===== flow/config.mk =====
export PLATFORM = sky130hd
export DESIGN_NAME = FIR_FILTER
export DESIGN_NICKNAME = FIR_FILTER
export VERILOG_FILES = /design/flow/design.v
export SDC_FILE = /design/flow/constraint.sdc
export NUM_CORES = 4
export LEC_CHECK = 0
export CAP_MARGIN = 20
export CORE_MARGIN = 2
export CORE_UTILIZATION = 66
export MAX_ROUTING_LAYER = met4
export SLEW_MARGIN = 20

===== flow/constraint.sdc =====
create_clock -name core_clock -period 11.6 [get_ports {clk}]
set_input_delay 2.3200 -clock core_clock [delete_from_list [all_inputs] [get_ports {clk}]]
set_output_delay 2.3200 -clock core_clock [all_outputs]
set_load 0.01 [all_outputs]

===== flow/design.v =====
module FIR_FILTER (clk, rst, data_valid, data, fir_valid, fir_d);
  input clk, rst;
  input data_valid;
  input signed [15:0] data;
  output fir_valid;
  output signed [15:0] fir_d;
  parameter signed [19:0] FIR_C00 = 20'hFFF9E ;   
  parameter signed [19:0] FIR_C01 = 20'hFFF86 ;   
  parameter signed [19:0] FIR_C02 = 20'hFFFA7 ;   
  parameter signed [19:0] FIR_C03 = 20'h0003B ;   
  parameter signed [19:0] FIR_C04 = 20'h0014B ;   
  parameter signed [19:0] FIR_C05 = 20'h0024A ;   
  parameter signed [19:0] FIR_C06 = 20'h00222 ;   
  parameter signed [19:0] FIR_C07 = 20'hFFFE4 ;   
  parameter signed [19:0] FIR_C08 = 20'hFFBC5 ;   
  parameter signed [19:0] FIR_C09 = 20'hFF7CA ;   
  parameter signed [19:0] FIR_C10 = 20'hFF74E ;   
  parameter signed [19:0] FIR_C11 = 20'hFFD74 ;   
  parameter signed [19:0] FIR_C12 = 20'h00B1A ;   
  parameter signed [19:0] FIR_C13 = 20'h01DAC ;   
  parameter signed [19:0] FIR_C14 = 20'h02F9E ;   
  parameter signed [19:0] FIR_C15 = 20'h03AA9 ;   
  parameter signed [19:0] FIR_C16 = 20'h03AA9 ;   
  parameter signed [19:0] FIR_C17 = 20'h02F9E ;   
  parameter signed [19:0] FIR_C18 = 20'h01DAC ;   
  parameter signed [19:0] FIR_C19 = 20'h00B1A ;   
  parameter signed [19:0] FIR_C20 = 20'hFFD74 ;   
  parameter signed [19:0] FIR_C21 = 20'hFF74E ;   
  parameter signed [19:0] FIR_C22 = 20'hFF7CA ;   
  parameter signed [19:0] FIR_C23 = 20'hFFBC5 ;   
  parameter signed [19:0] FIR_C24 = 20'hFFFE4 ;   
  parameter signed [19:0] FIR_C25 = 20'h00222 ;   
  parameter signed [19:0] FIR_C26 = 20'h0024A ;   
  parameter signed [19:0] FIR_C27 = 20'h0014B ;   
  parameter signed [19:0] FIR_C28 = 20'h0003B ;   
  parameter signed [19:0] FIR_C29 = 20'hFFFA7 ;   
  parameter signed [19:0] FIR_C30 = 20'hFFF86 ;   
  parameter signed [19:0] FIR_C31 = 20'hFFF9E ;   
  reg [5:0] fir_cnt_r, fir_cnt_w;
  reg signed [66:0] sum_r, sum_w;
  reg signed [15:0] x_00_r, x_01_r, x_02_r, x_03_r, x_04_r, x_05_r, x_06_r, x_07_r,
                    x_08_r, x_09_r, x_10_r, x_11_r, x_12_r, x_13_r, x_14_r, x_15_r,
                    x_16_r, x_17_r, x_18_r, x_19_r, x_20_r, x_21_r, x_22_r, x_23_r,
                    x_24_r, x_25_r, x_26_r, x_27_r, x_28_r, x_29_r, x_30_r, x_31_r;
  reg signed [15:0] x_00_w, x_01_w, x_02_w, x_03_w, x_04_w, x_05_w, x_06_w, x_07_w,
                    x_08_w, x_09_w, x_10_w, x_11_w, x_12_w, x_13_w, x_14_w, x_15_w,
                    x_16_w, x_17_w, x_18_w, x_19_w, x_20_w, x_21_w, x_22_w, x_23_w,
                    x_24_w, x_25_w, x_26_w, x_27_w, x_28_w, x_29_w, x_30_w, x_31_w;
  assign fir_valid = (fir_cnt_r > 33);
  assign fir_d = sum_r >= 0 ? {sum_r[66], sum_r[30:24], sum_r[23:16]} : {sum_r[66], sum_r[30:24], sum_r[23:16]} + 16'd1;
  always@ (*) begin
    x_00_w    = x_00_r; 
    x_01_w    = x_01_r; 
    x_02_w    = x_02_r; 
    x_03_w    = x_03_r; 
    x_04_w    = x_04_r;  
    x_05_w    = x_05_r;  
    x_06_w    = x_06_r;  
    x_07_w    = x_07_r;  
    x_08_w    = x_08_r;  
    x_09_w    = x_09_r;  
    x_10_w    = x_10_r;  
    x_11_w    = x_11_r;  
    x_12_w    = x_12_r;  
    x_13_w    = x_13_r;  
    x_14_w    = x_14_r;  
    x_15_w    = x_15_r;  
    x_16_w    = x_16_r;  
    x_17_w    = x_17_r;  
    x_18_w    = x_18_r;  
    x_19_w    = x_19_r;  
    x_20_w    = x_20_r;  
    x_21_w    = x_21_r;  
    x_22_w    = x_22_r;  
    x_23_w    = x_23_r;  
    x_24_w    = x_24_r;  
    x_25_w    = x_25_r;  
    x_26_w    = x_26_r;  
    x_27_w    = x_27_r;  
    x_28_w    = x_28_r;  
    x_29_w    = x_29_r;  
    x_30_w    = x_30_r;  
    x_31_w    = x_31_r;  
    sum_w     = sum_r;
    fir_cnt_w = fir_cnt_r;
    if (data_valid) begin
      if (fir_cnt_r <= 33) begin 
        fir_cnt_w = fir_cnt_r + 1;
      end
      x_31_w = data;
      x_30_w = x_31_r;
      x_29_w = x_30_r;
      x_28_w = x_29_r;
      x_27_w = x_28_r;
      x_26_w = x_27_r;
      x_25_w = x_26_r;
      x_24_w = x_25_r;
      x_23_w = x_24_r;
      x_22_w = x_23_r;
      x_21_w = x_22_r;
      x_20_w = x_21_r;
      x_19_w = x_20_r;
      x_18_w = x_19_r;
      x_17_w = x_18_r;
      x_16_w = x_17_r;
      x_15_w = x_16_r;
      x_14_w = x_15_r;
      x_13_w = x_14_r;
      x_12_w = x_13_r;
      x_11_w = x_12_r;
      x_10_w = x_11_r;
      x_09_w = x_10_r;
      x_08_w = x_09_r;
      x_07_w = x_08_r;
      x_06_w = x_07_r;
      x_05_w = x_06_r;
      x_04_w = x_05_r;
      x_03_w = x_04_r;
      x_02_w = x_03_r;
      x_01_w = x_02_r;
      x_00_w = x_01_r;
      sum_w = x_31_r * FIR_C00
            + x_30_r * FIR_C01
            + x_29_r * FIR_C02
            + x_28_r * FIR_C03
            + x_27_r * FIR_C04
            + x_26_r * FIR_C05
            + x_25_r * FIR_C06
            + x_24_r * FIR_C07
            + x_23_r * FIR_C08
            + x_22_r * FIR_C09
            + x_21_r * FIR_C10
            + x_20_r * FIR_C11
            + x_19_r * FIR_C12
            + x_18_r * FIR_C13
            + x_17_r * FIR_C14
            + x_16_r * FIR_C15
            + x_15_r * FIR_C16
            + x_14_r * FIR_C17
            + x_13_r * FIR_C18
            + x_12_r * FIR_C19
            + x_11_r * FIR_C20
            + x_10_r * FIR_C21
            + x_09_r * FIR_C22
            + x_08_r * FIR_C23
            + x_07_r * FIR_C24
            + x_06_r * FIR_C25
            + x_05_r * FIR_C26
            + x_04_r * FIR_C27
            + x_03_r * FIR_C28
            + x_02_r * FIR_C29
            + x_01_r * FIR_C30
            + x_00_r * FIR_C31;
    end else begin
      sum_w     = 0;
      fir_cnt_w = 0;
    end
  end
  always@ (posedge clk or posedge rst) begin 
    if (rst) begin
      x_00_r    <= 0;
      x_01_r    <= 0;
      x_02_r    <= 0;
      x_03_r    <= 0;
      x_04_r    <= 0;
      x_05_r    <= 0;
      x_06_r    <= 0;
      x_07_r    <= 0;
      x_08_r    <= 0;
      x_09_r    <= 0;
      x_10_r    <= 0;
      x_11_r    <= 0;
      x_12_r    <= 0;
      x_13_r    <= 0;
      x_14_r    <= 0;
      x_15_r    <= 0;
      x_16_r    <= 0;
      x_17_r    <= 0;
      x_18_r    <= 0;
      x_19_r    <= 0;
      x_20_r    <= 0;
      x_21_r    <= 0;
      x_22_r    <= 0;
      x_23_r    <= 0;
      x_24_r    <= 0;
      x_25_r    <= 0;
      x_26_r    <= 0;
      x_27_r    <= 0;
      x_28_r    <= 0;
      x_29_r    <= 0;
      x_30_r    <= 0;
      x_31_r    <= 0;
      sum_r     <= 0;
      fir_cnt_r <= 0;
    end else begin
      x_00_r    <= x_00_w;   
      x_01_r    <= x_01_w;   
      x_02_r    <= x_02_w;   
      x_03_r    <= x_03_w;   
      x_04_r    <= x_04_w;   
      x_05_r    <= x_05_w;   
      x_06_r    <= x_06_w;   
      x_07_r    <= x_07_w;   
      x_08_r    <= x_08_w;   
      x_09_r    <= x_09_w;   
      x_10_r    <= x_10_w;  
      x_11_r    <= x_11_w;  
      x_12_r    <= x_12_w;  
      x_13_r    <= x_13_w;  
      x_14_r    <= x_14_w;  
      x_15_r    <= x_15_w;  
      x_16_r    <= x_16_w;  
      x_17_r    <= x_17_w;  
      x_18_r    <= x_18_w;  
      x_19_r    <= x_19_w;  
      x_20_r    <= x_20_w;  
      x_21_r    <= x_21_w;  
      x_22_r    <= x_22_w;  
      x_23_r    <= x_23_w;  
      x_24_r    <= x_24_w;  
      x_25_r    <= x_25_w;  
      x_26_r    <= x_26_w;  
      x_27_r    <= x_27_w;  
      x_28_r    <= x_28_w;  
      x_29_r    <= x_29_w;  
      x_30_r    <= x_30_w;  
      x_31_r    <= x_31_w;  
      sum_r     <= sum_w;
      fir_cnt_r <= fir_cnt_w;
    end
  end
endmodule

===== flow/run.sh =====
#!/bin/bash
# the make line also repeats each setting of config.mk as NAME=value (left out here)
make -C /OpenROAD-flow-scripts/flow DESIGN_CONFIG=/design/flow/config.mk WORK_HOME=/design/flow/orfs CLKGATE_MAP_FILE= finish

==> results of run 1 <==
==> per-layer routing <==
layer	GRT usage	wire length [µm]
met5	-	0
met4	0.279	37800
met3	0.0887	38500
met2	0.664	205000
met1	0.561	180000
==> layout make-up <==
class	count	area (µm²)	share of cell area
Clock inverter	41	537	0.00322
Clock buffer	102	2210	0.0132
Timing Repair Buffer	1974	15300	0.0915
Sequential cell	534	13400	0.0804
Antenna cell	26	65.1	0.000390
Inverter	4559	17100	0.103
Multi-Input combinational cell	8954	115000	0.687
Tap cell	2854	3570	0.0214
==> stage by stage <==
| step | utilization | std cells | worst slack (ns) |
|---|---|---|---|
| 6_report | 0.768 | 19044 | -1.62 |
| 5_1_grt | 0.768 | 19037 | -1.98 |
| 4_1_cts | 0.767 | 19013 | -1.50 |
| 3_5_place_dp | 0.749 | 18843 | -1.92 |
| 3_3_place_gp | 0.749 | 18843 | -1.63 |
| 2_1_floorplan | - | 14177 | -0.858 |
==> repair_timing <==
| action | in CTS | in global routing |
|---|---|---|
| endpoints found under the hold margin | 0 | 0 |
| setup buffers | 38 | 5 |
| pin swaps | 211 | 30 |
| gates resized | 264 | 22 |
| endpoints found under the setup margin | 16 | 16 |
==> CHANGELOG.md, run 1 <==
## Implementation

- Period Utilization, post-route: 1.14
- AO/OA Area Share: 0.0602
- Vias: 106889
- Hold Path End: x_16_r[9]$_DFFE_PP0P_
- Top cell area share: 0.412
- RSZ-0062 raised after global routing: yes
- DR WL/cell: 24.2 µm
- Fin. max-slew vios: 0
- Setup violators final: 16
- Gr ovfl total: 0
- Warnings from Yosys: 1
- Top_reg_cell synth: dfrtp_1
- Routed WL: 462000 µm
- Ys async rst share: 1.00
- Post-route setup TNS: -18.77 ns
- Max-cap violations: 0
- Critical path required time: 12.25 ns
- Unique cell type count in the Yosys netlist: 84
- Antenna violations before repair: 30
- Die ar.: 222000 µm²
- Clk root buf: clkbuf_16
- Worst slew margin: 0.263
- Final net count: 21650
- FP Core Util: 0.664
- First-pass DRT Iterations: 9
- First-pass GRT wire length: 711000 µm
- Die x size: 471 µm
- WP data arrival: 13.86 ns
- Worst reg-to-reg setup slack: -1.62 ns
- Clk slew on worst S/H paths: 0.06 ns
- Slowest stage cell, crit path: fa_1
- Top post-synthesis cells by count: inv_1, fa_1, ha_1, dfrtp_1, nand2_1
- Post-Syn Instances: 14177
- Hold_ws: 0.527 ns
- Critical path endpoint category: register
- Yosys stat chip area: 144000 µm²
- Cell taking the most area after synthesis: fa_1
- CTS tree: done
- MUX area fraction: 0.0166
- And+or+nand+nor area frac: 0.0395
- Clock Skews: 0.0318 ns
- Worst Slack Setup Final: -1.62 ns
- Total track usage: 0.445
- Worst-Margin Slew: 1.10 ns
- CTS Buf Count: 80
- Critical Path Sink: sum_r[65]$_DFF_PP0_
- CORE AREA: 217000 µm²
- CP top delay family: adder cells
- Critical Path Fanout Max: 6
- Post-layout minimum cycle time: 13.22 ns
- Hold Path Depth: 1
- Final Hold Viols: 0
- Adder-cell share of the synthesized area: 0.635
- H-tree level count: 3
- Hold WC Path Type: reg2reg
- I/O Pins: 36
- Initial DRC Count: 8770
- Design area: 167000 µm²
- OpenROAD warning count: 257
- Crit start category: register
- Seq cells post-synth: 534
- Vias/cell: 5.61
- Register share after synthesis: 0.0927
- IO buf count: 35
- CTS Buffer Depth: 3
- Gpl congestion: 1.08
- Vias in the first global route: 119464
- Mapped Area: 144000 µm²
- Area grow syn2layout: 15.7%
- Synthesized area per cell: 10.2 µm²
- Reg2Reg Depth: 49
- Fmax achieved: 75.6 MHz
- # DRC: 0
- Rows: 171
- DP HPWL: 409000 µm
- Outcome: finished with violations
- Post-Synth XOR/XNOR Area: 0.0344
- Reg-to-reg startpoint: x_09_r[10]$_DFFE_PP0P_
- Clock sinks: 534
- Cell with the most instances after synthesis: inv_1
- Routed Antenna Nets: 0
- Cell total in the yosys stat output: 14177
- Die Span Y: 471 µm
- Fillers: 14534
- Clk ins delay skew pair: 0.77 ns
- Top non-seq family: adder cells
- Dpl cell area: 163000 µm²
- Top cells, area: fa_1, ha_1, inv_1
- Crit path largest cell delay: 0.60 ns
- WS Path Type: reg2reg
- Nets at Floorplan: 19724
- Largest net degree at the start of global routing: 179
- Most Frequent Cell on Critical Path: fa_1
- Reg-to-Reg End: sum_r[65]$_DFF_PP0_
- Crit path from: x_09_r[10]$_DFFE_PP0P_
- Failing Checks: negative setup slack
- CP Buf/Inv Count: 16
- CTS Hold Bufs: 0
- Hold_sp: x_16_r[9]$_DFFE_PP0P_
- Crit. path cell count: 49
- EDFF count, synth: 0
==> inputs of run 2 (changes only) <==
- ABC_AREA: default -> 1
- CORE_UTILIZATION: 66 -> 56
- MAX_ROUTING_LAYER: met4 -> default
- clock period: 11.6 -> 11.8 ns (I/O delays scaled with it)
==> run 2 against run 1 <==
Compared with the run above: still fails the layout checks on negative setup slack; sequential cell count unchanged; count of clock-buffer cells in the layout increased by 7; die area increased by 22%; clock skew increased by 0.044 ns; final area increased by 2.5%; first-iteration DRC count decreased by 11%; global-route usage decreased by 7.6 points; sequential share of layout area decreased by 0.20 points.
==> CHANGELOG.md, run 2 <==
## Implementation

- Vias/cell: 5.16 (-8.1%)
- Die x size: 520 µm (+10%)
- CORE AREA: 265000 µm² (+22%)
- Rows: 189 (+11%)
- Clk slew on worst S/H paths: 0.07 ns (about the same)
- Yosys stat chip area: 149000 µm² (+3.6%)
- Worst slew margin: 0.355 (+0.0919)
- Top cell area share: 0.398 (-0.0141)
- DP Worst Slack: -0.689 ns (+1.23 ns)
- Cell total in the yosys stat output: 16277 (+15%)
- Cell with the most instances after synthesis: inv_1
- Top_reg_cell synth: dfrtp_1
- Area grow syn2layout: 14.5%
- WS Path Type: reg2reg
- DP HPWL: 431000 µm (+5.3%)
- Routed Antenna Nets: 0 (unchanged)
- Reg-to-Reg End: sum_r[21]$_DFF_PP0_
- Warnings from Yosys: 1 (unchanged)
- Adder-cell share of the synthesized area: 0.613 (-0.0217)
- Hold_ws: 0.514 ns (-0.0138 ns)
- Fin. max-slew vios: 0 (unchanged)
- DR WL/cell: 22.4 µm (-7.5%)
- EDFF count, synth: 0 (unchanged)
- Routed WL: 481000 µm (+4.3%)
- Clk ins delay skew pair: 0.87 ns (+0.10 ns)
- H-tree level count: 3 (unchanged)
- Cell taking the most area after synthesis: fa_1
- Top post-synthesis cells by count: inv_1, fa_1, ha_1, nand2_1, o21ai_0
- Final net count: 23397 (+8.1%)
- Hold Path End: fir_cnt_r[5]$_DFFE_PP0P_
- FP Core Util: 0.563 (-0.101)
- Hold_sp: fir_cnt_r[5]$_DFFE_PP0P_
- Post-Synth XOR/XNOR Area: 0.0294 (-0.00499)
- Seq cells post-synth: 534 (unchanged)
- Final Hold Viols: 0 (unchanged)
- Worst-Margin Slew: 0.967 ns (-0.138 ns)
- Failing Checks: negative setup slack
- Dpl cell area: 165000 µm² (+1.7%)
- Die ar.: 271000 µm² (+22%)
- Max-cap violations: 0 (unchanged)
- Critical path required time: 12.50 ns (+0.25 ns)
- Register share after synthesis: 0.0895 (-0.00318)
- Synthesized area per cell: 9.17 µm² (-9.8%)
- Clk root buf: clkbuf_16
- Crit start category: register
- Hold Path Depth: 2 (+1)
- Critical path endpoint category: register
- Most Frequent Cell on Critical Path: fa_1
- Total track usage: 0.369 (-0.0760)
- Die Span Y: 520 µm (+10%)
- Vias in the first global route: 116963 (-2.1%)
- Crit path from: x_17_r[7]$_DFFE_PP0P_
- Worst reg-to-reg setup slack: -0.21 ns (+1.41 ns)
- First-pass DRT Iterations: 6 (-3)
- Critical Path Fanout Max: 4 (-2)
- CTS Buf Count: 87 (+8.8%)
- Vias: 110724 (+3.6%)
- Hold WC Path Type: reg2reg
- Initial DRC Count: 7793 (-11%)
- CTS Hold Bufs: 0 (unchanged)
- WP data arrival: 12.71 ns (-1.15 ns)
- Gr ovfl total: 0 (unchanged)
- RSZ-0062 raised after global routing: yes
- MUX area fraction: 0 (-0.0166)
- I/O Pins: 36 (unchanged)
- First-pass GRT wire length: 735000 µm (+3.4%)
- CTS Buffer Depth: 4 (+1)
- Design area: 171000 µm² (+2.5%)
- Crit path largest cell delay: 0.59 ns (about the same)
- Ys async rst share: 1.00 (unchanged)
- Top non-seq family: adder cells
- Largest net degree at the start of global routing: 193 (+7.8%)
- Slowest stage cell, crit path: fa_1
- Critical Path Sink: sum_r[21]$_DFF_PP0_
- Top cells, area: fa_1, ha_1, inv_1
- Period Utilization, post-route: 1.02 (-0.122)
- Reg2Reg Depth: 51 (+4.1%)
- Gpl congestion: 1.02 (-5.6%)
- Post-layout minimum cycle time: 12.01 ns (-1.21 ns)
- IO buf count: 35 (unchanged)
- Mapped Area: 149000 µm² (+3.6%)
- Nets at Floorplan: 21824 (+11%)
- Clock Skews: 0.0758 ns (+0.0440 ns)
- Fmax achieved: 83.2 MHz (+10%)
- CP top delay family: adder cells
- Reg-to-reg startpoint: x_17_r[7]$_DFFE_PP0P_
- Post-Syn Instances: 16277 (+15%)
- Setup violators final: 15 (-1)
- Clock sinks: 534 (unchanged)
- Crit. path cell count: 51 (+4.1%)
- Final core occ: 0.645 (-0.123)
- AO/OA Area Share: 0.0516 (-0.00859)
- Antenna violations before repair: 12 (-60%)
- Worst Slack Setup Final: -0.213 ns (+1.41 ns)
- OpenROAD warning count: 262 (+1.9%)
- Unique cell type count in the Yosys netlist: 56 (-33%)
- CP Buf/Inv Count: 19 (+3)
- And+or+nand+nor area frac: 0.0866 (+0.0471)
- Outcome: finished with violations
- CTS tree: done
- # DRC: 0 (unchanged)
==> run 2: stage by stage <==
step | TNS [ns] | cells
3_3_place_gp | -8.24 | 21236
6_report | -2.08 | 21458
2_1_floorplan | 0 | 16277
3_5_place_dp | -9.69 | 21236
4_1_cts | -1.08 | 21433
5_1_grt | -8.22 | 21454
==> run 2: timing repair <==
| item | CTS | global route |
|---|---|---|
| pin swaps | 250 | 114 |
| endpoints found under the setup margin | 16 | 16 |
| buffers inserted | 45 | 15 |
| hold endpoints to repair | 0 | 0 |
| gates resized | 441 | 146 |
==> run 2: area by class of cell <==
cell class,count,area (µm²)
Timing Repair Buffer,1618,12800
Sequential cell,534,13400
Antenna cell,11,27.5
Fill cell,23166,94100
Clock inverter,44,480
Inverter,5010,18800
Tap cell,3533,4420
Multi-Input combinational cell,10599,119000
Clock buffer,109,2380
==> run 2: routing by layer <==
layer,track usage,part of all wire
met1,0.520,0.44
met2,0.572,0.44
met3,0.0542,0.066
met4,0.155,0.053
met5,0,0.00016
==> inputs of run 3 (changes only) <==
- ABC_AREA: 1 -> 0
- CAP_MARGIN: 20 -> 25
- CELL_PAD_IN_SITES_GLOBAL_PLACEMENT: default -> 0
- CORE_UTILIZATION: 56 -> 72
- CTS_CLUSTER_DIAMETER: default -> 93
- CTS_CLUSTER_SIZE: default -> 33
- clock period: 11.8 -> 10.7 ns (I/O delays scaled with it)
==> run 3 against run 2 <==
Compared with the run above: area after synthesis shrank 3.4%; the run now fails in global routing; die area shrank 25%; synthesized cell count shrank 13%.
==> CHANGELOG.md, run 3 <==
### Physical design

- DP HPWL: 434000 µm (+0.74%)
- Clk root buf: clkbuf_16
- FP Core Util: 0.723 (+0.160)
- CTS Buf Count: 66 (-24%)
- Adder-cell share of the synthesized area: 0.635 (+0.0217)
- Warnings from Yosys: 1 (unchanged)
- Register share after synthesis: 0.0927 (+0.00318)
- Nets at Floorplan: 19724 (-9.6%)
- Top cells, area: fa_1, ha_1, inv_1
- Total track usage: 0.683
- Clock sinks: 534 (unchanged)
- Post-Syn Instances: 14177 (-13%)
- Outcome: did not finish
- Cell taking the most area after synthesis: fa_1
- AO/OA Area Share: 0.0602 (+0.00859)
- Die Span Y: 451 µm (-13%)
- Synthesized area per cell: 10.2 µm² (+11%)
- Gr ovfl total: 458
- Yosys stat chip area: 144000 µm² (-3.4%)
- Rows: 164 (-13%)
- Log Error: [ERROR GRT-0116] Global routing finished with congestion. Check the congestion regions in the DRC Viewer.
- CORE AREA: 199000 µm² (-25%)
- Mapped Area: 144000 µm² (-3.4%)
- Die x size: 451 µm (-13%)
- Unique cell type count in the Yosys netlist: 84 (+50%)
- Die ar.: 204000 µm² (-25%)
- EDFF count, synth: 0 (unchanged)
- Ys async rst share: 1.00 (unchanged)
- Top cell area share: 0.412 (+0.0141)
- Gpl congestion: 1.12 (+9.6%)
- Seq cells post-synth: 534 (unchanged)
- Top post-synthesis cells by count: inv_1, fa_1, ha_1, dfrtp_1, nand2_1
- MUX area fraction: 0.0166 (+0.0166)
- Top_reg_cell synth: dfrtp_1
- CTS Hold Bufs: 0 (unchanged)
- Top non-seq family: adder cells
- H-tree level count: 3 (unchanged)
- Failed at: global routing
- IO buf count: 35 (unchanged)
- Cell total in the yosys stat output: 14177 (-13%)
- I/O Pins: 36 (unchanged)
- And+or+nand+nor area frac: 0.0395 (-0.0471)
- CTS Buffer Depth: 3 (-1)
- Post-Synth XOR/XNOR Area: 0.0344 (+0.00499)
- Cell with the most instances after synthesis: inv_1
## run 3: through the flow
stage	area, µm²	setup TNS [ns]	utilization	std cells	setup WS [ns]
2_1_floorplan	145000	-17.13	-	14177	-1.76
3_3_place_gp	164000	-33.73	0.821	18834	-2.42
3_5_place_dp	164000	-37.48	0.821	18834	-2.68
4_1_cts	167000	-33.18	0.839	18987	-2.30
## run 3: timing repair
| action | 4_1_cts |
|---|---|
| gates cloned | 0 |
| setup buffers | 35 |
| setup endpoints to repair | 16 |
| pin swaps | 167 |
| resized | 244 |
## run 3: routing by layer
layer  GRT overflow  track usage
met1             55        0.727
met2            191        0.850
met3             78        0.521
met4            130        0.565
met5              4        0.326
==> inputs of run 4 (changes only) <==
- ABC_AREA: 0 -> default
- CAP_MARGIN: 25 -> 20
- CELL_PAD_IN_SITES_GLOBAL_PLACEMENT: 0 -> default
- CORE_UTILIZATION: 72 -> 68
- CTS_CLUSTER_DIAMETER: 93 -> 95
- CTS_CLUSTER_SIZE: 33 -> default
- HOLD_SLACK_MARGIN: default -> -0.08
- MAX_ROUTING_LAYER: default -> met4
- clock period: 10.7 -> 11.6 ns (I/O delays scaled with it)
==> run 4 against run 3 <==
Compared with the run above: the run again fails in global routing; area after synthesis stayed put; die area up 5.8%; synthesized cell count did not move.
==> CHANGELOG.md, run 4 <==
### Physical design

- Outcome: did not finish
- Failed at: global routing
- Log Error: [ERROR GRT-0232] Routing congestion too high. Check the congestion heatmap in the GUI.
- Cell with the most instances after synthesis: inv_1
- Rows: 169 (+3.0%)
- Warnings from Yosys: 1 (unchanged)
- Top cell area share: 0.412 (unchanged)
- IO buf count: 35 (unchanged)
- Ys async rst share: 1.00 (unchanged)
- CORE AREA: 211000 µm² (+6.0%)
- Cell total in the yosys stat output: 14177 (unchanged)
- And+or+nand+nor area frac: 0.0395 (unchanged)
- Register share after synthesis: 0.0927 (unchanged)
- CTS Hold Bufs: 0 (unchanged)
- Total track usage: 0.537
- Yosys stat chip area: 144000 µm² (unchanged)
- Mapped Area: 144000 µm² (unchanged)
- Top post-synthesis cells by count: inv_1, fa_1, ha_1, dfrtp_1, nand2_1
- Adder-cell share of the synthesized area: 0.635 (unchanged)
- Die Span Y: 464 µm (+2.9%)
- I/O Pins: 36 (unchanged)
- Seq cells post-synth: 534 (unchanged)
- H-tree level count: 3 (unchanged)
- Nets at Floorplan: 19724 (unchanged)
- Unique cell type count in the Yosys netlist: 84 (unchanged)
- DP HPWL: 425000 µm (-2.2%)
- Dpl cell area: 162000 µm² (-1.1%)
- Cell taking the most area after synthesis: fa_1
- MUX area fraction: 0.0166 (unchanged)
- Clk root buf: clkbuf_16
- Synthesized area per cell: 10.2 µm² (unchanged)
- AO/OA Area Share: 0.0602 (unchanged)
- Gpl congestion: 1.12 (about the same)
- CTS Buf Count: 81 (+23%)
- Gr ovfl total: 23
- EDFF count, synth: 0 (unchanged)
- Clock sinks: 534 (unchanged)
- Top cells, area: fa_1, ha_1, inv_1
- CTS Buffer Depth: 3 (unchanged)
- Die x size: 464 µm (+2.9%)
- FP Core Util: 0.682 (-0.0410)
- Die ar.: 216000 µm² (+5.8%)
- Top non-seq family: adder cells
- Top_reg_cell synth: dfrtp_1
- Post-Syn Instances: 14177 (unchanged)
- Post-Synth XOR/XNOR Area: 0.0344 (unchanged)
run 4: per-layer routing:
layer,overflow,track usage
met1,0,0.606
met2,0,0.740
met3,11,0.258
met4,12,0.393
met5,-,-
run 4: timing repair:
item | CTS
setup endpoints to repair | 16
pin swaps | 139
buffers inserted | 29
resized | 254
run 4: through the flow:
step	setup slack (ns)	cells	utilization	TNS [ns]
after global placement	-1.56	18740	0.766	-19.99
after detailed placement	-1.84	18740	0.766	-22.38
after floorplan	-0.858	14177	-	-4.81
after CTS	-1.37	18911	0.785	-16.96
==> inputs of run 5 (changes only) <==
- CORE_UTILIZATION: 68 -> 59
- CTS_CLUSTER_DIAMETER: 95 -> default
- HOLD_SLACK_MARGIN: -0.08 -> default
- MAX_ROUTING_LAYER: met4 -> default
- PLACE_DENSITY: default -> 0.67
- SETUP_SLACK_MARGIN: default -> 3.22
- clock period: 11.6 -> 10.9 ns (I/O delays scaled with it)
==> run 5 against run 4 <==
Compared with the run above: now fails the layout checks on negative setup slack; die area grew 15%; synthesized cell count is the same; area after synthesis is the same.
==> CHANGELOG.md, run 5 <==
## Implementation

- I/O Pins: 36 (unchanged)
- Crit path from: x_14_r[7]$_DFFE_PP0P_
- CP Buf/Inv Count: 15
- Setup violators final: 16
- Hold Path Depth: 1
- Vias: 104643
- Hold WC Path Type: reg2reg
- Gpl congestion: 1.05 (-5.9%)
- Rows: 181 (+7.1%)
- Mapped Area: 144000 µm² (unchanged)
- Worst-Margin Slew: 1.27 ns
- Register share after synthesis: 0.0927 (unchanged)
- Post-Syn Instances: 14177 (unchanged)
- Reg-to-reg startpoint: x_14_r[7]$_DFFE_PP0P_
- Initial DRC Count: 7389
- WS Path Type: reg2reg
- Clk slew on worst S/H paths: 0.06 ns
- Clock sinks: 534 (unchanged)
- Critical path endpoint category: register
- Vias/cell: 5.33
- Fin. max-slew vios: 0
- DP HPWL: 411000 µm (-3.3%)
- Die Span Y: 498 µm (+7.3%)
- Post-layout minimum cycle time: 12.99 ns
- Unique cell type count in the Yosys netlist: 84 (unchanged)
- RSZ-0062 raised after global routing: yes
- Gr ovfl total: 0
- CTS Buf Count: 82 (+1.2%)
- Routed WL: 458000 µm
- CP top delay family: adder cells
- Reg-to-Reg End: sum_r[27]$_DFF_PP0_
- Total track usage: 0.383
- Max-cap violations: 0
- Hold Path End: x_16_r[2]$_DFFE_PP0P_
- EDFF count, synth: 0 (unchanged)
- Failing Checks: negative setup slack
- Most Frequent Cell on Critical Path: fa_1
- Outcome: finished with violations
- Post-Synth XOR/XNOR Area: 0.0344 (unchanged)
- Yosys stat chip area: 144000 µm² (unchanged)
- Ys async rst share: 1.00 (unchanged)
- Seq cells post-synth: 534 (unchanged)
- Post-route non-filler standard cell count: 19647
- Placed insts: 19440 (+3.7%)
- CORE AREA: 243000 µm² (+15%)
- MUX area fraction: 0.0166 (unchanged)
- Largest net degree at the start of global routing: 210
- Worst Slack Setup Final: -2.09 ns
- Final net count: 21917
- Clk ins delay skew pair: 0.77 ns
- Crit path largest cell delay: 0.59 ns
- And+or+nand+nor area frac: 0.0395 (unchanged)
- Adder-cell share of the synthesized area: 0.635 (unchanged)
- Crit start category: register
- OpenROAD warning count: 261
- Critical path required time: 11.54 ns
- CTS Hold Bufs: 0 (unchanged)
- Die ar.: 248000 µm² (+15%)
- Synthesized area per cell: 10.2 µm² (unchanged)
- WP data arrival: 13.63 ns
- Design area: 169000 µm²
- Worst slew margin: 0.153
- Critical Path Fanout Max: 5
- Worst reg-to-reg setup slack: -2.09 ns
- Top cells, area: fa_1, ha_1, inv_1
- Vias in the first global route: 116718
- Critical Path Sink: sum_r[27]$_DFF_PP0_
- Post-route setup TNS: -29.79 ns
- H-tree level count: 3 (unchanged)
- Fmax achieved: 77.0 MHz
- First-pass DRT Iterations: 5
- First-pass GRT wire length: 706000 µm
- Top cell area share: 0.412 (unchanged)
- Routed Antenna Nets: 0
- Nets at Floorplan: 19724 (unchanged)
- Antenna violations before repair: 16
- CTS Buffer Depth: 3 (unchanged)
- Crit. path cell count: 51
- Top_reg_cell synth: dfrtp_1
- Hold_sp: x_16_r[2]$_DFFE_PP0P_
- Clk root buf: clkbuf_16
- IO buf count: 35 (unchanged)
- Cell taking the most area after synthesis: fa_1
- Top non-seq family: adder cells
- Top post-synthesis cells by count: inv_1, fa_1, ha_1, dfrtp_1, nand2_1
- Slowest stage cell, crit path: fa_2
- Warnings from Yosys: 1 (unchanged)
- Die x size: 498 µm (+7.3%)
- AO/OA Area Share: 0.0602 (unchanged)
- Area grow syn2layout: 17.4%
- DR WL/cell: 23.3 µm
- # DRC: 0
- CTS tree: done
- Final Hold Viols: 0
- Cell with the most instances after synthesis: inv_1
- Cell total in the yosys stat output: 14177 (unchanged)
- Reg2Reg Depth: 51
- Period Utilization, post-route: 1.19
- FP Core Util: 0.593 (-0.0885)
- Clock Skews: 0.0396 ns
- Dpl cell area: 165000 µm² (+1.9%)
- Fillers: 18898
## run 5: stage by stage
step | setup slack [ns] | utilization | hold slack [ns]
global route | -2.46 | 0.696 | 0.539
global placement | -2.32 | 0.679 | 0.496
detailed placement | -2.38 | 0.679 | 0.500
CTS | -2.08 | 0.695 | 0.514
finish | -2.09 | 0.696 | 0.512
floorplan | -1.56 | - | 0.478
## run 5: timing repair
item	4_1_cts	5_1_grt
pin swaps	135	59
setup buffers	33	15
setup endpoints to repair	16	16
gates resized	179	63
## run 5: per-layer routing
layer / wire length [µm] / up-vias / global-route usage / part of all wire
met2: 205000 / 2891 / 0.596 / 0.45
li1: - / 47251 / - / -
met3: 31600 / 770 / 0.0679 / 0.069
met1: 193000 / 53721 / 0.520 / 0.42
met5: 70 / - / 0 / 0.00015
met4: 28600 / 10 / 0.189 / 0.062
## run 5: cell type report
type,count,area [µm²],area share
multi-input cells,8954,114000,0.676
repair buffers,2239,17400,0.103
inverters,4559,17100,0.101
flip-flops and latches,534,13400,0.0792
well taps,3202,4010,0.0237
clock buffers,105,2290,0.0135
clock inverters,45,608,0.00359
diodes,9,22.5,0.000133
==> inputs of run 6 (changes only) <==
- ABC_AREA: default -> 1
- CAP_MARGIN: 20 -> 25
- CELL_PAD_IN_SITES_GLOBAL_PLACEMENT: default -> 0
- CORE_UTILIZATION: 59 -> 72
- CTS_CLUSTER_DIAMETER: default -> 27
- CTS_CLUSTER_SIZE: default -> 78
- MAX_ROUTING_LAYER: default -> met4
- PLACE_DENSITY: 0.67 -> 0.35
- SETUP_SLACK_MARGIN: 3.22 -> default
- TNS_END_PERCENT: default -> 40
- clock period: 10.9 -> 10.2 ns (I/O delays scaled with it)
==> run 6 against run 5 <==
Compared with the run above: the flow now stops in global routing; die area down 15%; synthesized cell count grew 15%; area after synthesis grew 3.6%.
==> CHANGELOG.md, run 6 <==
### Physical design

- Outcome: did not finish
- Failed at: global routing
- Log Error: [ERROR GRT-0116] Global routing finished with congestion. Check the congestion regions in the DRC Viewer.
- CTS Hold Bufs: 0 (unchanged)
- Top cells, area: fa_1, ha_1, inv_1
- I/O Pins: 36 (unchanged)
- DP Worst Slack: -2.33 ns (+0.0507 ns)
- Clk root buf: clkbuf_16
- Nets at Floorplan: 21824 (+11%)
- EDFF count, synth: 0 (unchanged)
- Ys async rst share: 1.00 (unchanged)
- Post-Synth XOR/XNOR Area: 0.0294 (-0.00499)
- Mapped Area: 149000 µm² (+3.6%)
- Die Span Y: 459 µm (-7.8%)
- Top_reg_cell synth: dfrtp_1
- Cell with the most instances after synthesis: inv_1
- CORE AREA: 207000 µm² (-15%)
- Total track usage: 0.613
- Warnings from Yosys: 1 (unchanged)
- Die ar.: 211000 µm² (-15%)
- Gr ovfl total: 2
- Rows: 167 (-7.7%)
- Cell total in the yosys stat output: 16277 (+15%)
- Clock sinks: 534 (unchanged)
- Cell taking the most area after synthesis: fa_1
- Unique cell type count in the Yosys netlist: 56 (-33%)
- And+or+nand+nor area frac: 0.0866 (+0.0471)
- Placed insts: 21243 (+9.3%)
- Register share after synthesis: 0.0895 (-0.00318)
- Seq cells post-synth: 534 (unchanged)
- Top non-seq family: adder cells
- Yosys stat chip area: 149000 µm² (+3.6%)
- CTS Buffer Depth: 3 (unchanged)
- H-tree level count: 4 (+1)
- Gpl congestion: 1.14 (+8.8%)
- Adder-cell share of the synthesized area: 0.613 (-0.0217)
- DP HPWL: 445000 µm (+8.4%)
- Synthesized area per cell: 9.17 µm² (-9.8%)
- Top post-synthesis cells by count: inv_1, fa_1, ha_1, nand2_1, o21ai_0
- FP Core Util: 0.722 (+0.129)
- IO buf count: 35 (unchanged)
- MUX area fraction: 0 (-0.0166)
- CTS Buf Count: 203 (+150%)
- AO/OA Area Share: 0.0516 (-0.00859)
- Dpl cell area: 170000 µm² (+3.2%)
- Top cell area share: 0.398 (-0.0141)
- Die x size: 459 µm (-7.8%)
- Post-Syn Instances: 16277 (+15%)
-- run 6: through the flow --
stage / setup TNS (ns) / hold WS, ns
after global placement: -34.03 / 0.472
after CTS: -29.31 / 0.518
after detailed placement: -36.08 / 0.483
after floorplan: -27.04 / 0.463
-- run 6: routing by layer --
| metal | global-route usage | overflow |
|---|---|---|
| met1 | 0.641 | 0 |
| met2 | 0.833 | 1 |
| met3 | 0.309 | 0 |
| met4 | 0.568 | 1 |
| met5 | - | - |
-- run 6: repair_timing --
item,CTS
cloned,0
resized,401
setup buffers,36
pin swaps,205
endpoints found under the setup margin,16
==> inputs of run 7 (changes only) <==
- ABC_AREA: 1 -> default
- CAP_MARGIN: 25 -> 20
- CELL_PAD_IN_SITES_GLOBAL_PLACEMENT: 0 -> default
- CORE_UTILIZATION: 72 -> 40
- CTS_CLUSTER_DIAMETER: 27 -> default
- CTS_CLUSTER_SIZE: 78 -> default
- MAX_ROUTING_LAYER: met4 -> default
- PLACE_DENSITY: 0.35 -> default
- SETUP_SLACK_MARGIN: default -> -0.19
- TNS_END_PERCENT: 40 -> default
- clock period: 10.2 -> 13.9 ns (I/O delays scaled with it)
==> run 7 against run 6 <==
Compared with the run above: now clean on timing, DRC and antenna; synthesized cell count down 13%; area after synthesis down 3.4%; die area up 73%.
==> CHANGELOG.md, run 7 <==
## Implementation

- Max-cap violations: 0
- Warnings from Yosys: 1 (unchanged)
- Yosys stat chip area: 144000 µm² (-3.4%)
- Clock Skews: 0.0830 ns
- First-pass DRT Iterations: 11
- Routed WL: 419000 µm
- Reg-to-Reg End: sum_r[65]$_DFF_PP0_
- Gr ovfl total: 0
- Crit start category: register
- Fin. max-slew vios: 0
- AO/OA Area Share: 0.0602 (+0.00859)
- CORE AREA: 359000 µm² (+74%)
- Routed Antenna Nets: 0
- Outcome: no timing/DRC/antenna violations
- IO buf count: 35 (unchanged)
- OpenROAD warning count: 254
- Post-Syn Instances: 14177 (-13%)
- Rows: 220 (+32%)
- Area grow syn2layout: 7.18%
- Design area: 154000 µm²
- Post-CTS Repair Setup Buffers: 0 (-100%)
- Reg-to-reg startpoint: x_22_r[4]$_DFFE_PP0P_
- Cts repair resizes: 0 (-100%)
- DP Worst Slack: 0.241 ns (+2.57 ns)
- Setup violators final: 0
- WP data arrival: 14.33 ns
- Cell taking the most area after synthesis: fa_1
- Clk root buf: clkbuf_16
- GR Layer Usage met3: 0.0353
- Die x size: 604 µm (+32%)
- Die ar.: 365000 µm² (+73%)
- Unique cell type count in the Yosys netlist: 84 (+50%)
- Top cell area share: 0.412 (+0.0141)
- Critical Path Sink: sum_r[65]$_DFF_PP0_
- Post-layout minimum cycle time: 13.54 ns
- CP Buf/Inv Count: 14
- Final net count: 19884
- Most crowded layer after global routing: met2
- Mapped Area: 144000 µm² (-3.4%)
- Synthesized area per cell: 10.2 µm² (+11%)
- Hold Path End: x_23_r[11]$_DFFE_PP0P_
- Worst-Margin Slew: 1.11 ns
- Slowest stage cell, crit path: fa_2
- Crit path from: x_22_r[4]$_DFFE_PP0P_
- Clock sinks: 534 (unchanged)
- FP Core Util: 0.402 (-0.321)
- Ys async rst share: 1.00 (unchanged)
- Hold WC Path Type: reg2reg
- WS Path Type: reg2reg
- Post-route setup TNS: 0 ns
- CTS Buf Count: 89 (-56%)
- MUX area fraction: 0.0166 (+0.0166)
- Hold_ws: 0.490 ns
- Vias in the first global route: 101257
- Gpl congestion: 1.02 (-11%)
- Largest net degree at the start of global routing: 186
- # DRC: 0
- Top cells, area: fa_1, ha_1, inv_1
- CP top delay family: adder cells
- DR WL/cell: 21.8 µm
- Worst reg-to-reg setup slack: 0.36 ns
- Top non-seq family: adder cells
- Cell with the most instances after synthesis: inv_1
- Vias/cell: 4.91
- Crit. path cell count: 48
- Critical Path Fanout Max: 7
- Critical path endpoint category: register
- H-tree level count: 3 (-1)
- Hold Path Depth: 2
- Clk slew on worst S/H paths: 0.06 ns
- Cell total in the yosys stat output: 14177 (-13%)
- Top_reg_cell synth: dfrtp_1
- Dpl cell area: 151000 µm² (-11%)
- Register share after synthesis: 0.0927 (+0.00318)
- Critical path required time: 14.69 ns
- Final Hold Viols: 0
- First-pass GRT wire length: 643000 µm
- EDFF count, synth: 0 (unchanged)
- CTS Hold Bufs: 0 (unchanged)
- Initial DRC Count: 6161
- Antenna violations before repair: 12
- Worst Slack Setup Final: 0.362 ns
- Global Route met1 Usage: 0.328
- Hold_sp: x_24_r[11]$_DFFE_PP0P_
- Total track usage: 0.238
- Nets at Floorplan: 19724 (-9.6%)
- DP HPWL: 373000 µm (-16%)
- Fmax achieved: 73.9 MHz
- And+or+nand+nor area frac: 0.0395 (-0.0471)
- Reg2Reg Depth: 48
- Grt met2 use: 0.371
- Seq cells post-synth: 534 (unchanged)
- Top post-synthesis cells by count: inv_1, fa_1, ha_1, dfrtp_1, nand2_1
- Die Span Y: 604 µm (+32%)
- Adder-cell share of the synthesized area: 0.635 (+0.0217)
- Period Utilization, post-route: 0.974
- CTS Buffer Depth: 4 (+1)
- Clk ins delay skew pair: 0.89 ns
- I/O Pins: 36 (unchanged)
- Worst slew margin: 0.259
- Post-Synth XOR/XNOR Area: 0.0344 (+0.00499)
- Crit path largest cell delay: 0.73 ns
- Vias: 94117
- CTS tree: done
## run 7: through the flow
step,utilization,instances
floorplan,-,14177
global placement,0.421,19018
detailed placement,0.421,19018
CTS,0.430,19176
global route,0.430,19178
finish,0.430,19187
## run 7: cell type report
type	instances	area, µm²
well taps	4773	5970
diodes	10	25.0
clock buffers	106	2360
flip-flops and latches	534	13400
multi-input cells	8954	113000
inverters	4559	17100
repair buffers	199	1640
fillers	34569	204000
clock inverters	52	791
## run 7: per-layer routing
metal,wire length (µm),vias up
met3,25100,535
met5,56,-
met4,22600,8
met2,186000,2127
li1,-,43162
met1,186000,48285
==> inputs of run 8 (changes only) <==
- CORE_UTILIZATION: 40 -> 72
- MAX_ROUTING_LAYER: default -> met4
- SETUP_SLACK_MARGIN: -0.19 -> default
- clock period: 13.9 -> 11.3 ns (I/O delays scaled with it)
==> run 8 against run 7 <==
Compared with the run above: die area decreased by 44%; the flow now stops in global routing; area after synthesis unchanged; synthesized cell count unchanged.
==> CHANGELOG.md, run 8 <==
### Physical design

- Gr ovfl total: 438
- Top cell area share: 0.412 (unchanged)
- Rows: 164 (-25%)
- Register share after synthesis: 0.0927 (unchanged)
- Die x size: 451 µm (-25%)
- Gpl congestion: 1.10 (+7.8%)
- Top post-synthesis cells by count: inv_1, fa_1, ha_1, dfrtp_1, nand2_1
- Clock sinks: 534 (unchanged)
- Nets at Floorplan: 19724 (unchanged)
- CORE AREA: 199000 µm² (-44%)
- Die ar.: 204000 µm² (-44%)
- CTS Buffer Depth: 3 (-1)
- Yosys stat chip area: 144000 µm² (unchanged)
- Die Span Y: 451 µm (-25%)
- IO buf count: 35 (unchanged)
- Post-Syn Instances: 14177 (unchanged)
- Cell total in the yosys stat output: 14177 (unchanged)
- DP Worst Slack: -1.97 ns (-2.21 ns)
- I/O Pins: 36 (unchanged)
- Top non-seq family: adder cells
- Adder-cell share of the synthesized area: 0.635 (unchanged)
- Total track usage: 0.651
- Dpl cell area: 162000 µm² (+7.2%)
- Unique cell type count in the Yosys netlist: 84 (unchanged)
- CTS Hold Bufs: 0 (unchanged)
- FP Core Util: 0.723 (+0.321)
- Log Error: [ERROR GRT-0116] Global routing finished with congestion. Check the congestion regions in the DRC Viewer.
- Cell with the most instances after synthesis: inv_1
- Top cells, area: fa_1, ha_1, inv_1
- And+or+nand+nor area frac: 0.0395 (unchanged)
- Post-Synth XOR/XNOR Area: 0.0344 (unchanged)
- Clk root buf: clkbuf_16
- Seq cells post-synth: 534 (unchanged)
- CTS Buf Count: 80 (-10%)
- EDFF count, synth: 0 (unchanged)
- Failed at: global routing
- H-tree level count: 3 (unchanged)
- Top_reg_cell synth: dfrtp_1
- MUX area fraction: 0.0166 (unchanged)
- DP HPWL: 427000 µm (+14%)
- Synthesized area per cell: 10.2 µm² (unchanged)
- Warnings from Yosys: 1 (unchanged)
- Ys async rst share: 1.00 (unchanged)
- Outcome: did not finish
- AO/OA Area Share: 0.0602 (unchanged)
- Mapped Area: 144000 µm² (unchanged)
- Cell taking the most area after synthesis: fa_1
## run 8: per-stage QoR
| step | instances | util |
|---|---|---|
| 3_3_place_gp | 18632 | 0.813 |
| 3_5_place_dp | 18632 | 0.813 |
| 2_1_floorplan | 14177 | - |
| 4_1_cts | 18801 | 0.832 |
## run 8: layer usage
| layer | overflow | track usage |
|---|---|---|
| met1 | 54 | 0.700 |
| met2 | 196 | 0.831 |
| met3 | 60 | 0.422 |
| met4 | 128 | 0.524 |
| met5 | - | - |
## run 8: repair_timing
action                     in CTS
resized                       253
pin swaps                     177
setup endpoints to repair      16
setup buffers                  28
==> inputs of run 9 (changes only) <==
- CORE_UTILIZATION: 72 -> 68
- CTS_CLUSTER_DIAMETER: default -> 91
- SETUP_SLACK_MARGIN: default -> 2.18
- clock period: 11.3 -> 11.6 ns (I/O delays scaled with it)
==> run 9 against run 8 <==
Compared with the run above: now fails the layout checks on negative setup slack; area after synthesis is the same; die area grew 5.8%; synthesized cell count is the same.
==> CHANGELOG.md, run 9 <==
## Implementation

- Crit path from: x_14_r[8]$_DFFE_PP0P_
- Top_reg_cell synth: dfrtp_1
- Vias/cell: 5.68
- Register share after synthesis: 0.0927 (unchanged)
- And+or+nand+nor area frac: 0.0395 (unchanged)
- Hold Path Depth: 1
- # DRC: 0
- Cell with the most instances after synthesis: inv_1
- Placed insts: 18770 (+0.74%)
- Final net count: 21634
- CTS Buf Count: 85 (+6.3%)
- Cell taking the most area after synthesis: fa_1
- Top cell area share: 0.412 (unchanged)
- Post-route non-filler standard cell count: 19009
- Top non-seq family: adder cells
- Rows: 169 (+3.0%)
- Clock Skews: 0.0887 ns
- Worst Slack Setup Final: -1.55 ns
- Critical path endpoint category: register
- MUX area fraction: 0.0166 (unchanged)
- Worst-Margin Slew: 1.14 ns
- Hold WC Path Type: reg2reg
- RSZ-0062 raised after global routing: yes
- Initial DRC Count: 9921
- Reg2Reg Depth: 52
- Ys async rst share: 1.00 (unchanged)
- Vias: 107910
- Most Frequent Cell on Critical Path: fa_1
- AO/OA Area Share: 0.0602 (unchanged)
- Mapped Area: 144000 µm² (unchanged)
- First-pass GRT wire length: 710000 µm
- H-tree level count: 3 (unchanged)
- Worst reg-to-reg setup slack: -1.55 ns
- Fillers: 13500
- Failing Checks: negative setup slack
- Reg-to-Reg End: sum_r[65]$_DFF_PP0_
- Gpl congestion: 1.15 (+4.3%)
- Hold_sp: x_16_r[9]$_DFFE_PP0P_
- Outcome: finished with violations
- Clk ins delay skew pair: 0.77 ns
- CTS Hold Bufs: 0 (unchanged)
- Gr ovfl total: 0
- Die ar.: 216000 µm² (+5.8%)
- WS Path Type: reg2reg
- Post-Synth XOR/XNOR Area: 0.0344 (unchanged)
- CP Buf/Inv Count: 16
- DR WL/cell: 24.3 µm
- Final Hold Viols: 0
- CP top delay family: adder cells
- Critical path required time: 12.30 ns
- Clk root buf: clkbuf_16
- Largest net degree at the start of global routing: 171
- Die Span Y: 464 µm (+2.9%)
- OpenROAD warning count: 266
- Top post-synthesis cells by count: inv_1, fa_1, ha_1, dfrtp_1, nand2_1
- Synthesized area per cell: 10.2 µm² (unchanged)
- Unique cell type count in the Yosys netlist: 84 (unchanged)
- Dpl cell area: 162000 µm² (about the same)
- Top cells, area: fa_1, ha_1, inv_1
- Crit. path cell count: 52
- FP Core Util: 0.682 (-0.0410)
- Adder-cell share of the synthesized area: 0.635 (unchanged)
- Setup violators final: 16
- WP data arrival: 13.84 ns
- Nets at Floorplan: 19724 (unchanged)
- EDFF count, synth: 0 (unchanged)
- CTS tree: done
- Fmax achieved: 76.1 MHz
- Crit path largest cell delay: 0.59 ns
- CTS Buffer Depth: 3 (unchanged)
- Antenna violations before repair: 33
- DP Worst Slack: -1.87 ns (+0.106 ns)
- Crit start category: register
- Hold Path End: x_16_r[9]$_DFFE_PP0P_
- Routed Antenna Nets: 0
- IO buf count: 35 (unchanged)
- I/O Pins: 36 (unchanged)
- DP HPWL: 405000 µm (-5.1%)
- Post-layout minimum cycle time: 13.15 ns
- Cell total in the yosys stat output: 14177 (unchanged)
- Total track usage: 0.457
- Fin. max-slew vios: 0
- Critical Path Fanout Max: 5
- Reg-to-reg startpoint: x_14_r[8]$_DFFE_PP0P_
- Clk slew on worst S/H paths: 0.06 ns
- Die x size: 464 µm (+2.9%)
- CORE AREA: 211000 µm² (+6.0%)
- Area grow syn2layout: 16.0%
- Critical Path Sink: sum_r[65]$_DFF_PP0_
- Design area: 167000 µm²
- Period Utilization, post-route: 1.13
- Worst slew margin: 0.241
- Slowest stage cell, crit path: fa_1
- First-pass DRT Iterations: 8
- Seq cells post-synth: 534 (unchanged)
- Post-Syn Instances: 14177 (unchanged)
- Clock sinks: 534 (unchanged)
- Yosys stat chip area: 144000 µm² (unchanged)
- Routed WL: 463000 µm
- Warnings from Yosys: 1 (unchanged)
- Max-cap violations: 0
- Vias in the first global route: 119740
==> run 9: area by class of cell <==
type | instances | area [µm²] | area share
Inverter | 4559 | 17100 | 0.102
Clock buffer | 97 | 2220 | 0.0133
Timing Repair Buffer | 1953 | 15200 | 0.0907
Clock inverter | 59 | 795 | 0.00475
Multi-Input combinational cell | 8954 | 115000 | 0.687
Antenna cell | 32 | 80.1 | 0.000479
Sequential cell | 534 | 13400 | 0.0802
Tap cell | 2821 | 3530 | 0.0211
==> run 9: per-layer routing <==
layer	GRT usage	part of all wire	up-vias
li1	-	-	46732
met1	0.576	0.38	54808
met2	0.686	0.45	4894
met3	0.0821	0.087	1476
met4	0.297	0.085	0
met5	-	0	-
==> run 9: metrics by stage <==
stage / hold slack [ns] / utilization / TNS (ns)
after global routing: 0.527 / 0.790 / -24.95
after global placement: 0.495 / 0.768 / -19.14
after detailed placement: 0.499 / 0.768 / -21.72
after floorplan: 0.478 / - / -4.84
final: 0.515 / 0.790 / -21.19
after CTS: 0.510 / 0.787 / -15.97
==> run 9: what timing repair did <==
action,in CTS,in global routing
pin swaps,158,122
hold endpoints to repair,0,0
cloned,0,0
gates resized,243,132
setup buffers,24,27
setup endpoints to repair,16,16
==> inputs of run 10 (changes only) <==
- ABC_AREA: default -> 1
- CAP_MARGIN: 20 -> 25
- CELL_PAD_IN_SITES_GLOBAL_PLACEMENT: default -> 1
- CORE_UTILIZATION: 68 -> 57
- CTS_CLUSTER_DIAMETER: 91 -> 27
- CTS_CLUSTER_SIZE: default -> 33
- MAX_ROUTING_LAYER: met4 -> default
- SETUP_SLACK_MARGIN: 2.18 -> default
- clock period: 11.6 -> 10.7 ns (I/O delays scaled with it)
==> run 10 against run 9 <==
Compared with the run above: worst hold slack better by 0.0018 ns; wire length rose by 7.2%; synthesized cell count grew 15%; sequential share of layout area down 0.60 points; sequential cell count stayed put; still fails the layout checks on negative setup slack; critical path depth unchanged; global-route usage decreased by 7.0 points; setup slack gained 0.17 ns; critical endpoint unchanged.
==> CHANGELOG.md, run 10 <==
## Implementation

- Die x size: 516 µm (+11%)
- Die Span Y: 516 µm (+11%)
- RSZ-0062 raised after global routing: yes
- Die ar.: 266000 µm² (+23%)
- Vias in the first global route: 123760 (+3.4%)
- Top cell area share: 0.398 (-0.0141)
- Crit path from: x_17_r[7]$_DFFE_PP0P_
- Period Utilization, post-route: 1.13 (-0.00475)
- Final Hold Viols: 0 (unchanged)
- Mapped Area: 149000 µm² (+3.6%)
- Hold Path Depth: 2 (+1)
- First-pass GRT wire length: 758000 µm (+6.8%)
- Total track usage: 0.387 (-0.0700)
- Placed insts: 21901 (+17%)
- Initial DRC Count: 7921 (-20%)
- Critical Path Sink: sum_r[65]$_DFF_PP0_
- Cell total in the yosys stat output: 16277 (+15%)
- Crit start category: register
- Post-route non-filler standard cell count: 22349 (+18%)
- Most Frequent Cell on Critical Path: fa_1
- Critical path required time: 11.44 ns (-0.86 ns)
- Top non-seq family: adder cells
- Vias: 115414 (+7.0%)
- Fmax achieved: 82.8 MHz (+8.9%)
- Final net count: 24215 (+12%)
- Crit. path cell count: 52 (unchanged)
- Post-route setup TNS: -19.67 ns (+1.52 ns)
- Unique cell type count in the Yosys netlist: 56 (-33%)
- Clk slew on worst S/H paths: 0.04 ns (-0.02 ns)
- Yosys stat chip area: 149000 µm² (+3.6%)
- And+or+nand+nor area frac: 0.0866 (+0.0471)
- Rows: 187 (+11%)
- OpenROAD warning count: 262 (-1.5%)
- Top_reg_cell synth: dfrtp_1
- Critical path endpoint category: register
- Crit path largest cell delay: 0.57 ns (-0.02 ns)
- Final core occ: 0.696 (-0.0943)
- I/O Pins: 36 (unchanged)
- Nets at Floorplan: 21824 (+11%)
- WP data arrival: 12.81 ns (-1.03 ns)
- Critical Path Fanout Max: 6 (+1)
- CTS Buffer Depth: 4 (+1)
- Worst slew margin: 0.247 (+0.00600)
- First-pass DRT Iterations: 8 (unchanged)
- Routed WL: 496000 µm (+7.2%)
- Top post-synthesis cells by count: inv_1, fa_1, ha_1, nand2_1, o21ai_0
- Hold_sp: fir_cnt_r[5]$_DFFE_PP0P_
- Area grow syn2layout: 21.2%
- CTS Hold Bufs: 0 (unchanged)
- Synthesized area per cell: 9.17 µm² (-9.8%)
- Gr ovfl total: 0 (unchanged)
- Reg-to-Reg End: sum_r[65]$_DFF_PP0_
- Reg2Reg Depth: 52 (unchanged)
- Gpl congestion: 1.07 (-6.5%)
- Largest net degree at the start of global routing: 154 (-9.9%)
- CP Buf/Inv Count: 19 (+3)
- Cell with the most instances after synthesis: inv_1
- Ys async rst share: 1.00 (unchanged)
- Register share after synthesis: 0.0895 (-0.00318)
- MUX area fraction: 0 (-0.0166)
- Max-cap violations: 0 (unchanged)
- Seq cells post-synth: 534 (unchanged)
- Failing Checks: negative setup slack
- DP HPWL: 442000 µm (+9.3%)
- Hold WC Path Type: reg2reg
- Hold Path End: fir_cnt_r[5]$_DFFE_PP0P_
- Reg-to-reg startpoint: x_17_r[7]$_DFFE_PP0P_
- Worst reg-to-reg setup slack: -1.37 ns (+0.17 ns)
- Setup violators final: 16 (unchanged)
- Worst Slack Setup Final: -1.37 ns (+0.171 ns)
- Clock Skews: 0.0899 ns (+0.00121 ns)
- Worst-Margin Slew: 1.13 ns (-0.00899 ns)
- Outcome: finished with violations
- FP Core Util: 0.574 (-0.107)
- Routed Antenna Nets: 0 (unchanged)
- CTS tree: done
- Antenna violations before repair: 12 (-64%)
- Clk ins delay skew pair: 0.93 ns (+0.16 ns)
- Post-Syn Instances: 16277 (+15%)
- AO/OA Area Share: 0.0516 (-0.00859)
- Clk root buf: clkbuf_16
- Clock sinks: 534 (unchanged)
- WS Path Type: reg2reg
- Fin. max-slew vios: 0 (unchanged)
- EDFF count, synth: 0 (unchanged)
- CP top delay family: adder cells
- CTS Buf Count: 212 (+150%)
- H-tree level count: 4 (+1)
- CORE AREA: 260000 µm² (+23%)
- Slowest stage cell, crit path: fa_1
- Post-Synth XOR/XNOR Area: 0.0294 (-0.00499)
- Cell taking the most area after synthesis: fa_1
- Top cells, area: fa_1, ha_1, inv_1
- Warnings from Yosys: 1 (unchanged)
- Vias/cell: 5.16 (-9.0%)
- Post-layout minimum cycle time: 12.07 ns (-1.07 ns)
- DR WL/cell: 22.2 µm (-8.8%)
- IO buf count: 35 (unchanged)
- # DRC: 0 (unchanged)
- Adder-cell share of the synthesized area: 0.613 (-0.0217)
-- run 10: what timing repair did --
action | CTS | global route
pin swaps | 149 | 122
setup buffers | 33 | 19
resized | 282 | 206
setup endpoints to repair | 16 | 16
hold endpoints to repair | 0 | 0
-- run 10: layer usage --
| layer | up-vias | share of wire | global-route usage |
|---|---|---|---|
| li1 | 53446 | - | - |
| met1 | 57722 | 0.42 | 0.524 |
| met2 | 3385 | 0.45 | 0.606 |
| met3 | 849 | 0.071 | 0.0645 |
| met4 | 12 | 0.061 | 0.189 |
| met5 | - | 0.00016 | 0 |
-- run 10: cell type report --
type | count | area [µm²]
sequential | 534 | 13400
clock inverter | 106 | 1270
tap | 3496 | 4370
fill | 21055 | 79000
clock buffer | 288 | 6080
inverter | 5010 | 18800
multi-input combinational | 10599 | 119000
antenna | 5 | 12.5
timing repair buffer | 2311 | 18100
-- run 10: through the flow --
step	instance area [µm²]	setup WS (ns)	hold WS (ns)
global placement	171000	-1.47	0.470
CTS	180000	-1.29	0.518
detailed placement	171000	-1.54	0.487
floorplan	150000	-0.637	0.463
global route	181000	-1.73	0.559
finish	181000	-1.37	0.517
